==> run X: inputs <==
==> flow/design.v <==
module mult32x32_fast_arith (
    input logic clk,              
    input logic reset,            
    input logic [31:0] a,         
    input logic [31:0] b,         
    input logic [1:0] a_sel,      
    input logic b_sel,            
    input logic [2:0] shift_sel,  
    input logic upd_prod,         
    input logic clr_prod,         
    output logic a_msb_is_0,      
    output logic b_msw_is_0,      
    output logic [63:0] product   
);
    logic [7:0] a_out;
    logic [15:0] b_out;
    logic [24:0] multi_out;
    logic [63:0] shift_out;
    logic [63:0] adder_out;
    logic [63:0] ff_out;
    assign a_msb_is_0 = ~|a[31:24];  
    assign b_msw_is_0 = ~|b[31:16];  
    always_comb begin
        case (a_sel)
            2'd0: a_out = a[7:0];
            2'd1: a_out = a[15:8];
            2'd2: a_out = a[23:16];
            2'd3: a_out = a[31:24];
            default: a_out = 8'd0;
        endcase
    end
    always_comb begin
        case (b_sel)
            1'b0: b_out = b[15:0];
            1'b1: b_out = b[31:16];
            default: b_out = 16'd0;
        endcase
    end
    always_comb begin
        multi_out = b_out * a_out;
    end
    always_comb begin
        case (shift_sel)
            3'd0: shift_out = multi_out << 0;
            3'd1: shift_out = multi_out << 8;
            3'd2: shift_out = multi_out << 16;
            3'd3: shift_out = multi_out << 24;
            3'd4: shift_out = multi_out << 32;
            3'd5: shift_out = multi_out << 40;
            default: shift_out = 64'd0;
        endcase
    end
    always_comb begin
        adder_out = shift_out + ff_out;
    end
    always_ff @(posedge clk or posedge reset) begin
        if (reset) begin
            ff_out <= '0;
        end else begin
            if (clr_prod) begin
                ff_out <= '0;
            end else if (upd_prod) begin
                ff_out <= adder_out;
            end 
        end 
    end
   assign product = ff_out;
endmodule
module mult32x32_fast_fsm (
    input logic clk,               
    input logic reset,             
    input logic start,             
    input logic a_msb_is_0,        
    input logic b_msw_is_0,        
    output logic busy,             
    output logic [1:0] a_sel,      
    output logic b_sel,            
    output logic [2:0] shift_sel,  
    output logic upd_prod,         
    output logic clr_prod          
);
    typedef enum {
        idle_st,
        a0_b0_st,
        a1_b0_st,
        a2_b0_st,
        a3_b0_st,
        a0_b1_st,
        a1_b1_st,
        a2_b1_st,
        a3_b1_st
      } sm_type;
    sm_type current_state;
    sm_type next_state;
    always_ff @(posedge clk, posedge reset) begin
        if (reset == 1'b1) begin
            current_state <= idle_st;
        end
        else begin
            current_state <= next_state;
        end
    end
    always_comb begin
        next_state = current_state;
        busy = 1'b1;
        a_sel = 2'b00;
        b_sel = 1'b0;
        shift_sel = 3'b000;  
        upd_prod = 1'b1;
        clr_prod = 1'b0;
        case (current_state)
            idle_st: begin
                busy = 1'b0;
                if (start == 1'b1) begin
                    next_state = a0_b0_st;
                    upd_prod = 1'b0;
                    clr_prod = 1'b1;
                end
                else begin
                    upd_prod = 1'b0;
                    clr_prod = 1'b0;
                end
            end
            a0_b0_st: begin
                next_state = a1_b0_st;
                shift_sel = 3'b000;  
            end
            a1_b0_st: begin
                next_state = a2_b0_st;
                a_sel = 2'b01;
                shift_sel = 3'b001;  
            end
            a2_b0_st: begin
                a_sel = 2'b10;
                shift_sel = 3'b010;  
                if (a_msb_is_0 == 1'b1) begin
                    if (b_msw_is_0 == 1'b1) begin
                        next_state = idle_st;
                    end
                    else begin
                        next_state = a0_b1_st;
                    end
                end
                else begin
                    next_state = a3_b0_st;
                end
            end
            a3_b0_st: begin
                a_sel = 2'b11;
                shift_sel = 3'b011;  
                if (b_msw_is_0 == 1'b1) begin
                    next_state = idle_st;
                end
                else begin
                    next_state = a0_b1_st;
                end
            end
            a0_b1_st: begin
                next_state = a1_b1_st;
                a_sel = 2'b00;
                b_sel = 1'b1;
                shift_sel = 3'b010;  
            end
            a1_b1_st: begin
                next_state = a2_b1_st;
                a_sel = 2'b01;
                b_sel = 1'b1;
                shift_sel = 3'b011;  
            end
            a2_b1_st: begin
                a_sel = 2'b10;
                b_sel = 1'b1;
                shift_sel = 3'b100;  
                if (a_msb_is_0 == 1'b1) begin
                    next_state = idle_st;
                end
                else begin
                    next_state = a3_b1_st;
                end
            end
            a3_b1_st: begin
                a_sel = 2'b11;
                b_sel = 1'b1;
                shift_sel = 3'b101;  
                busy = 1'b1;
                if (start == 0) begin
                    next_state = idle_st;
                end
                else begin
                    next_state = a0_b0_st;
                    upd_prod = 1'b0;
                    clr_prod = 1'b1;
                end
            end
        endcase
    end
endmodule
module mult32x32_fast (
    input logic clk,             
    input logic reset,           
    input logic start,           
    input logic [31:0] a,        
    input logic [31:0] b,        
    output logic busy,           
    output logic [63:0] product  
);
    logic [1:0] a_sel;
    logic b_sel;
    logic [2:0] shift_sel;
    logic upd_prod;
    logic clr_prod;
    logic a_msb_is_0;
    logic b_msw_is_0;
    mult32x32_fast_fsm f_fsm_m(
        .clk(clk),
        .reset(reset),
        .start(start),
        .busy(busy),
        .a_sel(a_sel),
        .b_sel(b_sel),
        .shift_sel(shift_sel),
        .upd_prod(upd_prod),
        .clr_prod(clr_prod),
        .a_msb_is_0(a_msb_is_0),
        .b_msw_is_0(b_msw_is_0)
    );
    mult32x32_fast_arith f_arith_m(
        .clk(clk),
        .reset(reset),
        .a(a),
        .b(b),
        .a_sel(a_sel),
        .b_sel(b_sel),
        .shift_sel(shift_sel),
        .upd_prod(upd_prod),
        .clr_prod(clr_prod),
        .a_msb_is_0(a_msb_is_0),
        .b_msw_is_0(b_msw_is_0),
        .product(product)
    );
endmodule
==> flow/run.sh <==
#!/bin/bash
# the make line also repeats each setting of config.mk as NAME=value (left out here)
make -C /OpenROAD-flow-scripts/flow DESIGN_CONFIG=/design/flow/config.mk WORK_HOME=/design/flow/orfs CLKGATE_MAP_FILE= finish
==> flow/config.mk <==
export PLATFORM = sky130hd
export DESIGN_NAME = mult32x32_fast
export DESIGN_NICKNAME = mult32x32_fast
export VERILOG_FILES = /design/flow/design.v
export SDC_FILE = /design/flow/constraint.sdc
export NUM_CORES = 4
export LEC_CHECK = 0
export CAP_MARGIN = 20
export CELL_PAD_IN_SITES_GLOBAL_PLACEMENT = 0
export CORE_ASPECT_RATIO = 0.91
export CORE_MARGIN = 2
export CORE_UTILIZATION = 51
export CTS_CLUSTER_DIAMETER = 283
export CTS_CLUSTER_SIZE = 29
export GPL_ROUTABILITY_DRIVEN = 1
export SETUP_SLACK_MARGIN = 1.52
export SLEW_MARGIN = 20
==> flow/constraint.sdc <==
create_clock -name core_clock -period 9.96 [get_ports {clk}]
set_input_delay 1.9920 -clock core_clock [delete_from_list [all_inputs] [get_ports {clk}]]
set_output_delay 1.9920 -clock core_clock [all_outputs]
set_load 0.01 [all_outputs]
==> run G: changes against run X <==
- ABC_AREA: default -> 1
- CELL_PAD_IN_SITES_GLOBAL_PLACEMENT: 0 -> default
- CORE_ASPECT_RATIO: 0.91 -> default
- CORE_UTILIZATION: 51 -> 72
- CTS_CLUSTER_DIAMETER: 283 -> default
- CTS_CLUSTER_SIZE: 29 -> default
- GPL_ROUTABILITY_DRIVEN: 1 -> default
- PLACE_DENSITY: default -> 0.41
- SETUP_SLACK_MARGIN: 1.52 -> default
==> flow/constraint.sdc (replaced) <==
create_clock -name core_clock -period 8.22 [get_ports {clk}]
set_input_delay 1.6440 -clock core_clock [delete_from_list [all_inputs] [get_ports {clk}]]
set_output_delay 1.6440 -clock core_clock [all_outputs]
set_load 0.01 [all_outputs]
==> flow_summary.yaml <==
# physical design summary
placement:
  dp_cells: 2630
run_status:
  flow.first_error: "[ERROR GRT-0116] Global routing finished with congestion. Check the congestion regions in the DRC Viewer."
  status: "did not finish"
  flow.stopped_at: "5_1_grt"
floorplanning:
  die_h_um: 138
logic_synthesis:
  common_cells: "nand2_1 (580), inv_1 (338), nor2_1 (311), a21oi_1 (135), ha_1 (107)"
  fa_ha_area_frac: 0.234
  top_area_cell: "nand2_1"
(the above is from run G)
==> flow_summary.yaml <==
# yosys + openroad results
placement:
  dp_cells: 1909
logic_synthesis:
  top_area_cell: "dfrtp_1"
  numSynthFlops: 73
  ys_seq_frac: 0.160
  fa_ha_area_frac: 0.266
  common_cells: "nor2_1 (195), nand2_1 (143), inv_1 (121), ha_1 (107), a21oi_1 (99)"
finish:
  inv_count: 121
  multiInputCombCellCount: 1167
timing:
  hold_violations: 0
routing:
  vias: 12035
  postRouteAntennaNets: 0
  dr.max_layer_used: "met4"
floorplanning:
  die_h_um: 147
run_status:
  status: "timing/DRC/antenna clean"
(the above is from run X)

* * *

==> run a: inputs <==
RTL: the design.v shown in full above, as it stands there.
make LEC_CHECK=0 CAP_MARGIN=20 CORE_MARGIN=2 CORE_UTILIZATION=40 SLEW_MARGIN=20 finish   # period 9.5 ns
run.sh (not shown) runs the stock make flow with config.mk's settings and CLKGATE_MAP_FILE=.
==> run b (differences from run a) <==
Settings changed: CORE_UTILIZATION 40 to 68, CTS_CLUSTER_SIZE set to 40, SETUP_SLACK_MARGIN set to -0.49.
==> flow/constraint.sdc (replaced) <==
create_clock -name core_clock -period 9.27 [get_ports {clk}]
set_input_delay 1.8540 -clock core_clock [delete_from_list [all_inputs] [get_ports {clk}]]
set_output_delay 1.8540 -clock core_clock [all_outputs]
set_load 0.01 [all_outputs]
==> run c (differences from run a) <==
Settings changed: CORE_UTILIZATION 40 to 57, SETUP_SLACK_MARGIN set to -0.82.
==> flow/constraint.sdc (replaced) <==
create_clock -name core_clock -period 8.26 [get_ports {clk}]
set_input_delay 1.6520 -clock core_clock [delete_from_list [all_inputs] [get_ports {clk}]]
set_output_delay 1.6520 -clock core_clock [all_outputs]
set_load 0.01 [all_outputs]
==> comparison <==
Of run a and run c, run c has the higher routed wire length (gap 15%, measured against run c). Run c finished but fails on negative setup slack. Run b did not get past global routing. Run a produced a clean layout. In area after synthesis, run a and run b do not differ. Of run c and run a, run c has the higher via count (gap about 13%, measured against run a). Between run a and run c, the lower non-clock buffer count is in run a (gap 71). Against run a, the setup slack of run c is lower by 1.5 ns. In run a the worst hold slack is lower than in run c, by 0.0053 ns.

* * *

==> job 5075: inputs <==
Starts from the design.v that is shown in full above.
clock: 9.5 ns
lec_check: 0
cap_margin: 15
core_aspect_ratio: 1.63
core_margin: 2
core_utilization: 40
hold_slack_margin: -0.05
place_density_lb_addon: 0.23
slew_margin: 20
==> job 6654 (differences from job 5075) <==
Settings changed: CELL_PAD_IN_SITES_DETAIL_PLACEMENT from default to 2, CORE_ASPECT_RATIO 1.63 to 1.02, MIN_ROUTING_LAYER from default to met2, TNS_END_PERCENT from default to 50.
==> results <==
quantity	job 5075	job 6654
Result of the run	timing/DRC/antenna clean	stopped before the end
Failing step	-	detailed placement
Count of library flops with an enable pin	0	0
Most frequently used flop master after synthesis	dfrtp_1	dfrtp_1
Die area	29900 um2	29900 um2
Count of port buffers added during placement	131	131
Part of the Yosys area used for sequential elements	0.160	0.160
Die boundary width	136 um	171 um
Core Region	28400 um2	28100 um2
Global placement routability congestion	0.987	1.09
Height of the die	220 um	175 um
Mux frac, synth	0.0185	0.0185
Top area contributor share	0.158	0.158
Adder-cell area share of the yosys netlist	0.266	0.266
Number of placement rows	79	62
Floorplan-stage core utilization	0.402	0.407

* * *

==> inputs of exp/zinc <==
RTL: the design.v shown in full above, as it stands there.
make LEC_CHECK=0 ABC_AREA=1 CAP_MARGIN=20 CORE_MARGIN=2 CORE_UTILIZATION=72 CTS_CLUSTER_DIAMETER=371 CTS_CLUSTER_SIZE=98 PLACE_DENSITY=0.86 SLEW_MARGIN=20 TNS_END_PERCENT=10 finish   # period 8.22 ns
==> exp/xenon: changes against exp/zinc <==
==> flow/config.mk (replaced) <==
export PLATFORM = sky130hd
export DESIGN_NAME = mult32x32_fast
export DESIGN_NICKNAME = mult32x32_fast
export VERILOG_FILES = /design/flow/design.v
export SDC_FILE = /design/flow/constraint.sdc
export NUM_CORES = 4
export LEC_CHECK = 0
export CAP_MARGIN = 20
export CORE_MARGIN = 2
export CORE_UTILIZATION = 69
export SLEW_MARGIN = 20
==> flow/constraint.sdc (replaced) <==
create_clock -name core_clock -period 9.33 [get_ports {clk}]
set_input_delay 1.8660 -clock core_clock [delete_from_list [all_inputs] [get_ports {clk}]]
set_output_delay 1.8660 -clock core_clock [all_outputs]
set_load 0.01 [all_outputs]
==> notes <==
- exp/zinc failed in global routing (5_1_grt). exp/xenon failed in global routing (5_1_grt) (GRT-0116).
- In exp/xenon the die size is smaller than in exp/zinc, by 8.0%.
- Between exp/xenon and exp/zinc, the lower synthesized cell count is in exp/xenon (gap 31%, measured against exp/zinc).
- Area after synthesis: exp/zinc is higher than exp/xenon (about 14%).

* * *

==> v11: inputs <==
// mult32x32_fast: RTL as listed in full above, without the edits since
export LEC_CHECK = 0
export ABC_AREA = 1
export CAP_MARGIN = 20
export CORE_ASPECT_RATIO = 1.54
export CORE_MARGIN = 9
export CORE_UTILIZATION = 40
export CTS_CLUSTER_DIAMETER = 379
export CTS_CLUSTER_SIZE = 45
export PLACE_DENSITY_LB_ADDON = 0.04
export SETUP_SLACK_MARGIN = -0.5
export SLEW_MARGIN = 20
export TNS_END_PERCENT = 10
create_clock -name core_clock -period 9.5 [get_ports {clk}]
==> v36: changes against v11 <==
- ABC_AREA: 1 -> unset
- CAP_MARGIN: 20 -> 15
- CELL_PAD_IN_SITES_DETAIL_PLACEMENT: unset -> 2
- CORE_ASPECT_RATIO: 1.54 -> 0.89
- CORE_MARGIN: 9 -> 2
- CTS_CLUSTER_DIAMETER: 379 -> 210
- CTS_CLUSTER_SIZE: 45 -> unset
- GPL_TIMING_DRIVEN: unset -> 0
- HOLD_SLACK_MARGIN: unset -> -0.05
- MIN_ROUTING_LAYER: unset -> met2
- PLACE_DENSITY_LB_ADDON: 0.04 -> 0.23
- SETUP_SLACK_MARGIN: -0.5 -> unset
- TNS_END_PERCENT: 10 -> 50
==> v19: changes against v11 <==
- ABC_AREA: 1 -> unset
- CAP_MARGIN: 20 -> 40
- CORE_ASPECT_RATIO: 1.54 -> unset
- CORE_MARGIN: 9 -> 10
- CORE_UTILIZATION: 40 -> 30
- CTS_CLUSTER_DIAMETER: 379 -> unset
- CTS_CLUSTER_SIZE: 45 -> unset
- PLACE_DENSITY_LB_ADDON: 0.04 -> unset
- SETUP_SLACK_MARGIN: -0.5 -> unset
- TNS_END_PERCENT: 10 -> unset
==> notes <==
- v36 died in 4_1_cts. v11 completed with no timing, DRC or antenna violations. v19 completed without violations.
- Synthesized cell count: v11 is higher than v36 (about 46%).
- In v19 the sequential share of layout area is lower than in v11, by 0.77 points.
- Against v19, the final cell count of v11 is larger by 15%.
- In v11 the non-clock buffer count is lower than in v19, by 230.
- Against v11, the maximum frequency of v19 is larger by about 0.25%.
- Hold slack: v19 is lower than v11 (13 ps).
- Of v36 and v19, v19 has the higher die size (gap 35%, measured against v19).
==> figures <==
Placement Rows: v11 81; v36 58; v19 71
Setup Skew: v11 11.4 ps; v36 -; v19 9.31 ps
Logic gate fraction of the total cell area: v11 61.2%; v36 -; v19 57.4%
CTS root buf: v11 clkbuf_16; v36 -; v19 clkbuf_16
Adder-cell share of the synthesized area: v11 23.4%; v36 26.6%; v19 26.6%
Final global-route overflow total: v11 0; v36 -; v19 0
Non-CTS inverters: v11 348; v36 -; v19 121
Global-route wire length before repair: v11 84600 um; v36 -; v19 66300 um
Buffer-and-inverter tally for the worst setup path: v11 9; v36 -; v19 5
Via count of the first global-routing pass: v11 15.0k; v36 -; v19 12.2k
Logic cell area: v11 9640 sq um; v36 -; v19 9680 sq um
Worst Reg2Reg Path Length in Cells: v11 39; v36 -; v19 36
Synth Net Count: v11 2330; v36 1680; v19 1680
Total of plain and repair buffers excluding clock buffers: v11 240; v36 -; v19 470
Pre-antenna DRT Iters: v11 6; v36 -; v19 6
Status: v11 timing/DRC/antenna clean; v36 did not finish; v19 timing/DRC/antenna clean
Failing step: v11 -; v36 4_1_cts; v19 -
